==> flow/design.v (excerpt) <==
module datapath (clk, writenum, readnum, write, datapath_in, vsel, loada, loadb, loadc, shift, asel, bsel, ALUop, loads, Z_out, datapath_out);
Settings: LEC_CHECK=0, ABC_AREA=1, CAP_MARGIN=20, CELL_PAD_IN_SITES_GLOBAL_PLACEMENT=2, CORE_ASPECT_RATIO=0.5, CORE_MARGIN=10, CORE_UTILIZATION=40, CTS_CLUSTER_DIAMETER=356, CTS_CLUSTER_SIZE=98, PLACE_DENSITY=0.38, SETUP_SLACK_MARGIN=-0.25, SLEW_MARGIN=20, TNS_END_PERCENT=5; clock period 5.5 ns.
run.sh (not shown) runs the stock make flow with config.mk's settings and CLKGATE_MAP_FILE=.
The baseline went through all stages and came out clean.
==> next run, changes <==
- ABC_AREA: 1 -> unset
- CELL_PAD_IN_SITES_GLOBAL_PLACEMENT: 2 -> unset
- CORE_ASPECT_RATIO: 0.5 -> unset
- CORE_MARGIN: 10 -> 2
- CORE_UTILIZATION: 40 -> 65
- CTS_CLUSTER_DIAMETER: 356 -> unset
- CTS_CLUSTER_SIZE: 98 -> unset
- MAX_ROUTING_LAYER: unset -> met4
- PLACE_DENSITY: 0.38 -> unset
- SETUP_SLACK_MARGIN: -0.25 -> unset
- clock period: 5.5 -> 2.97 ns (I/O delays scaled with it)
Outcome: Now the flow finished but fails on negative setup slack; worst hold slack is better by 0.026 ns; clock-buffer cell count drops by 1; register-to-register slack degrades by 4.8 ns; sequential share of layout area came out lower by 4.8 points; clock power goes up by 93%; critical path depth goes down by 5; setup slack degrades by 3.4 ns; via count climbs by 15%; combinational power rose to 2.7 times its value.
==> next run, changes <==
- ABC_AREA: unset -> 1
- CTS_CLUSTER_SIZE: unset -> 85
- MAX_ROUTING_LAYER: met4 -> unset
- SETUP_SLACK_MARGIN: unset -> 0.86
- TNS_END_PERCENT: 5 -> unset
- clock period: 2.97 -> 2.94 ns (I/O delays scaled with it)
Result: This time the run aborted during global routing (5_1_grt), error GRT-0232; area after synthesis came out higher by 1.9%; synthesized cell count came out higher by 45%; die size came out higher by 1.8%.
==> next run, changes <==
- ABC_AREA: 1 -> unset
- CORE_UTILIZATION: 65 -> 40
- CTS_CLUSTER_SIZE: 85 -> unset
- SETUP_SLACK_MARGIN: 0.86 -> unset
- clock period: 2.94 -> 5.29 ns (I/O delays scaled with it)
The new run finished clean.
Die area grows by well over a third.
Synthesized cell count goes down by a quarter to a third.
Synthesized area fell slightly.
==> next run, changes <==
- CORE_UTILIZATION: 40 -> 65
- SETUP_SLACK_MARGIN: unset -> -0.29
- clock period: 5.29 -> 4.37 ns (I/O delays scaled with it)
Now the flow finished with negative setup slack left; sequential power rose by about a fifth; core utilization rises by 35 points; sequential cell count does not change; total power climbs by a quarter to a third; final cell count shrinks by a few percent; hold slack improves by 0.064 ns; design area increases by a few percent; routed wire length increases by well over a third; synthesized area is unchanged; clock power came out higher by about a fifth.

========
Setup of build 22:
datapath again, from the RTL that the note above started with.
clock: 3.05 ns
lec_check: 0
abc_area: 0
cap_margin: 20
core_margin: 2
core_utilization: 72
cts_cluster_diameter: 204
cts_cluster_size: 47
setup_slack_margin: 0.88
slew_margin: 20
The flow ended early for build 22: it failed with a tool error in 4_1_cts.
#### Input delta (build 38 over build 22)
- clearing ABC_AREA, which used to be 0
- swapping 0.88 for 0.89 in SETUP_SLACK_MARGIN
- clearing CTS_CLUSTER_DIAMETER, which used to be 204
- swapping 72 for 64 in CORE_UTILIZATION
- clearing CTS_CLUSTER_SIZE, which used to be 47
Notes after the runs:
Completing all stages was not enough for build 38: its layout failed the final checks because of negative setup slack.
Build 22 → build 38: sequential cell area fraction in the yosys report comparable; die area now larger.
The higher routability congestion estimate from global placement of build 22 and build 38 is in build 22.
For multiplexer area fraction after synthesis, build 22 and build 38 come out practically identical.
Placed cell area delta for build 38 relative to build 22: 0.43% higher
Relative to build 38, the following input files were edited for build 41:
- CORE_UTILIZATION changed from 64 to 57
- SETUP_SLACK_MARGIN removed (was 0.89)
- the clock period (ns, I/O delays scaled along) changed from 3.05 to 3.56
==> comparison <==
Build 41: all stages done; final checks FAILED (negative setup slack).
A timing endpoint of the critical path of datapath_out[12] is what build 41 shows, while Z_out belongs to build 38.
Sum of negative setup slack was higher in build 41 than in build 38.
Diff build 41..build 38 | multi-input combinational gate total | unchanged
Reported for build 38 and build 41, cell count in the Yosys report turned out identical to the last digit.
Layout-stage area growth over the synthesis result in build 41 vs build 38: down 4.4 points
Delta (build 41 minus build 38): logic depth of the worst path, buffers included went up; total power of the final layout went down.

========
Setup of harbor:
The RTL this note starts from:
==> flow/design.v <==
module ALU(Ain,Bin,ALUop,out,Z);
input [15:0] Ain, Bin;
input [1:0] ALUop;
output [15:0] out;
output Z;
assign out = (ALUop == 2'b00) ? (Ain + Bin) : (ALUop == 2'b01) ? (Ain - Bin) : (ALUop == 2'b10) ? (Ain & Bin) : (~Bin) ;
assign Z =  (out == 16'b0000000000000000) ?  1'b1 : 1'b0;
endmodule
module regfile(data_in,writenum,write,readnum,clk,data_out);
input [15:0] data_in;
input [2:0] writenum, readnum;
input write, clk;
output [15:0] data_out;
reg [15:0] R[7:0];  
reg [15:0] data_out;
always_ff @ (posedge clk)
begin 
if (write)  
    R[writenum] <= data_in;   
end  
assign data_out = R[readnum];  
endmodule
module shifter(in,shift,sout);
input [15:0] in;
input [1:0] shift;
output [15:0] sout;
reg [15:0] sout;
always_comb 
begin 
    if (shift == 2'b00)
        sout = in;
    else if (shift == 2'b01)
        sout = in << 1;
    else if (shift == 2'b10)
        sout = in >> 1;
    else if (shift == 2'b11)
    begin
      sout = in >> 1;
      sout[15] = in[15];
    end 
    else 
    sout = 16'bxxxxxxxxxxxxxxxx;
end 
endmodule
module datapath (clk, writenum, readnum, write, datapath_in, vsel, loada, loadb, loadc, shift, asel, bsel, ALUop, loads, Z_out, datapath_out);
input write, clk, loada, loadb, loadc, asel, bsel, loads, vsel;
input [1:0] ALUop, shift;
input [2:0] writenum, readnum;
input [15:0] datapath_in;
output Z_out;
output [15:0] datapath_out;
wire [15:0] data_in;
reg[15:0] aloaded, in;
wire [15:0] Bin, Ain;
reg Z_out;
reg [15:0] datapath_out;
wire [15:0] data_out, sout, out;
wire Z;
assign data_in = vsel ? datapath_in : datapath_out;  
regfile REGFILE(data_in, writenum, write, readnum, clk, data_out);  
always_ff @(posedge clk)  
begin
if (loada == 1) 
begin
 aloaded <= data_out ;
end
end 
always_ff @(posedge clk)  
begin
if (loadb == 1) 
begin
 in <= data_out ;
end
end 
shifter SHIFTER(in,shift,sout);
assign Bin = bsel ? ({11'b0, datapath_in[4:0]}) : sout ;  
assign Ain = asel ? (16'b0000000000000000) : aloaded ;
ALU alu(Ain,Bin,ALUop,out,Z);  
always_ff @(posedge clk)  
begin
if (loads == 1) 
begin
 Z_out <= Z ;
end
end 
always_ff @(posedge clk)  
begin
if (loadc == 1) 
begin
 datapath_out <= out ;
end
end 
endmodule 
==> flow/config.mk <==
export PLATFORM = sky130hd
export DESIGN_NAME = datapath
export DESIGN_NICKNAME = datapath
export VERILOG_FILES = /design/flow/design.v
export SDC_FILE = /design/flow/constraint.sdc
export NUM_CORES = 4
export LEC_CHECK = 0
export CAP_MARGIN = 30
export CORE_MARGIN = 2
export CORE_UTILIZATION = 53
export CTS_CLUSTER_SIZE = 95
export GPL_ROUTABILITY_DRIVEN = 0
export MIN_ROUTING_LAYER = met2
export PLACE_DENSITY = 0.92
export SLEW_MARGIN = 20
export TNS_END_PERCENT = 90
==> flow/constraint.sdc <==
create_clock -name core_clock -period 5.79 [get_ports {clk}]
set_input_delay 1.1580 -clock core_clock [delete_from_list [all_inputs] [get_ports {clk}]]
set_output_delay 1.1580 -clock core_clock [all_outputs]
set_load 0.01 [all_outputs]
The final layout from harbor, which completed every stage, passed the timing, design-rule and antenna checks at the end of the flow.
Changes in amber relative to harbor:
Settings: clearing TNS_END_PERCENT, which used to be 90; swapping 53 for 68 in CORE_UTILIZATION; clearing PLACE_DENSITY, which used to be 0.92; clearing CTS_CLUSTER_SIZE, which used to be 95; clearing GPL_ROUTABILITY_DRIVEN, which used to be 0; swapping 30 for 20 in CAP_MARGIN; putting SETUP_SLACK_MARGIN at -0.29 where nothing was set; clearing MIN_ROUTING_LAYER, which used to be met2; swapping 5.79 for 4.37 in the clock period (ns, I/O delays scaled along).
### Flow results
harbor → amber: flip-flop and latch count after synthesis roughly the same, cell row count shrank by 6, die size has decreased, initial standard-cell utilization of the core rose by 16 points.
What amber reported for estimated wirelength of the detail-placed design has to be multiplied by 0.814 to get the figure for harbor.
Diff amber..harbor | area share of and-or/or-and cells after synthesis | unchanged
amber: aborted in clock tree synthesis (tool error)
The following lists how willow was set up differently from amber:
Settings: swapping 68 for 57 in CORE_UTILIZATION; clearing SETUP_SLACK_MARGIN, which used to be -0.29; swapping 4.37 for 5.29 in the clock period (ns, I/O delays scaled along).
### Flow results
Across amber and willow, a clean result was obtained everywhere but in amber. Re mean cell area of the mapped netlist: no difference whatsoever between amber and willow. Comparing willow and amber, the higher global placer's final weighted congestion was measured on amber. Summary — vertical die size, willow relative to amber: higher, by about 9%. What amber reported for site row count has to be multiplied by 1.10 to get the figure for willow. Comparing willow against amber, there is no change at all in number of placed I/O pins. Delta(post-placement cell count, willow - amber) > 0. Core area on willow is behind amber.
Relative to willow, the following input files were edited for xenon:
Settings: putting ABC_AREA at 1 where nothing was set; putting CTS_CLUSTER_DIAMETER at 367 where nothing was set; swapping 57 for 68 in CORE_UTILIZATION; swapping 5.29 for 3.56 in the clock period (ns, I/O delays scaled along).
Results
When xenon is set beside willow, its fraction of synthesized area in multiplexers turns out to be 13 points smaller.
Die: xenon smaller than willow
The layout overhead on the synthesized area of xenon is lower than that of willow.
willow reports its critical path startpoint as datapath_in[0] while xenon reports datapath_in[1].
Between willow and xenon, count of cell instances traversed by the critical path is lower for willow, xenon comes in above that.
For maple, these inputs were changed with respect to xenon:
Settings: CORE_UTILIZATION: 68 -> 40; CTS_CLUSTER_DIAMETER: 367 -> unset; ABC_AREA: 1 -> unset; the clock period (ns, I/O delays scaled along): 3.56 -> 5.5.
Findings:
maple finished end to end and its layout was clean on timing, DRC and antenna. Summary — sequential power, maple relative to xenon: lower, by about 35%. maple reports a higher post-synthesis area per instance than xenon does. The met2 wire length in maple was lower than what xenon gave. Looking at chip area estimate from yosys synthesis, maple sits below xenon.
Input changes introduced in nickel (baseline for comparison: maple):
Settings: CTS_CLUSTER_DIAMETER: unset -> 356; TNS_END_PERCENT: unset -> 5; CORE_ASPECT_RATIO: unset -> 0.5; SETUP_SLACK_MARGIN: unset -> 1.19; CORE_UTILIZATION: 40 -> 45; CORE_MARGIN: 2 -> 10; CELL_PAD_IN_SITES_GLOBAL_PLACEMENT: unset -> 2; CTS_CLUSTER_SIZE: unset -> 98; PLACE_DENSITY: unset -> 0.38; ABC_AREA: unset -> 1.
[summary]
Going from maple to nickel, number of ordinary inverters in the final layout up 66; number of cells in the finished layout apart from fillers saw an increase; combinational fraction of design power down 1.3 points.
Clock buffer instance count of the final layout in nickel is 1 lower than in maple
Relative to maple, via count increased by 15% in nickel.
Power and IR drop assume default switching activity.
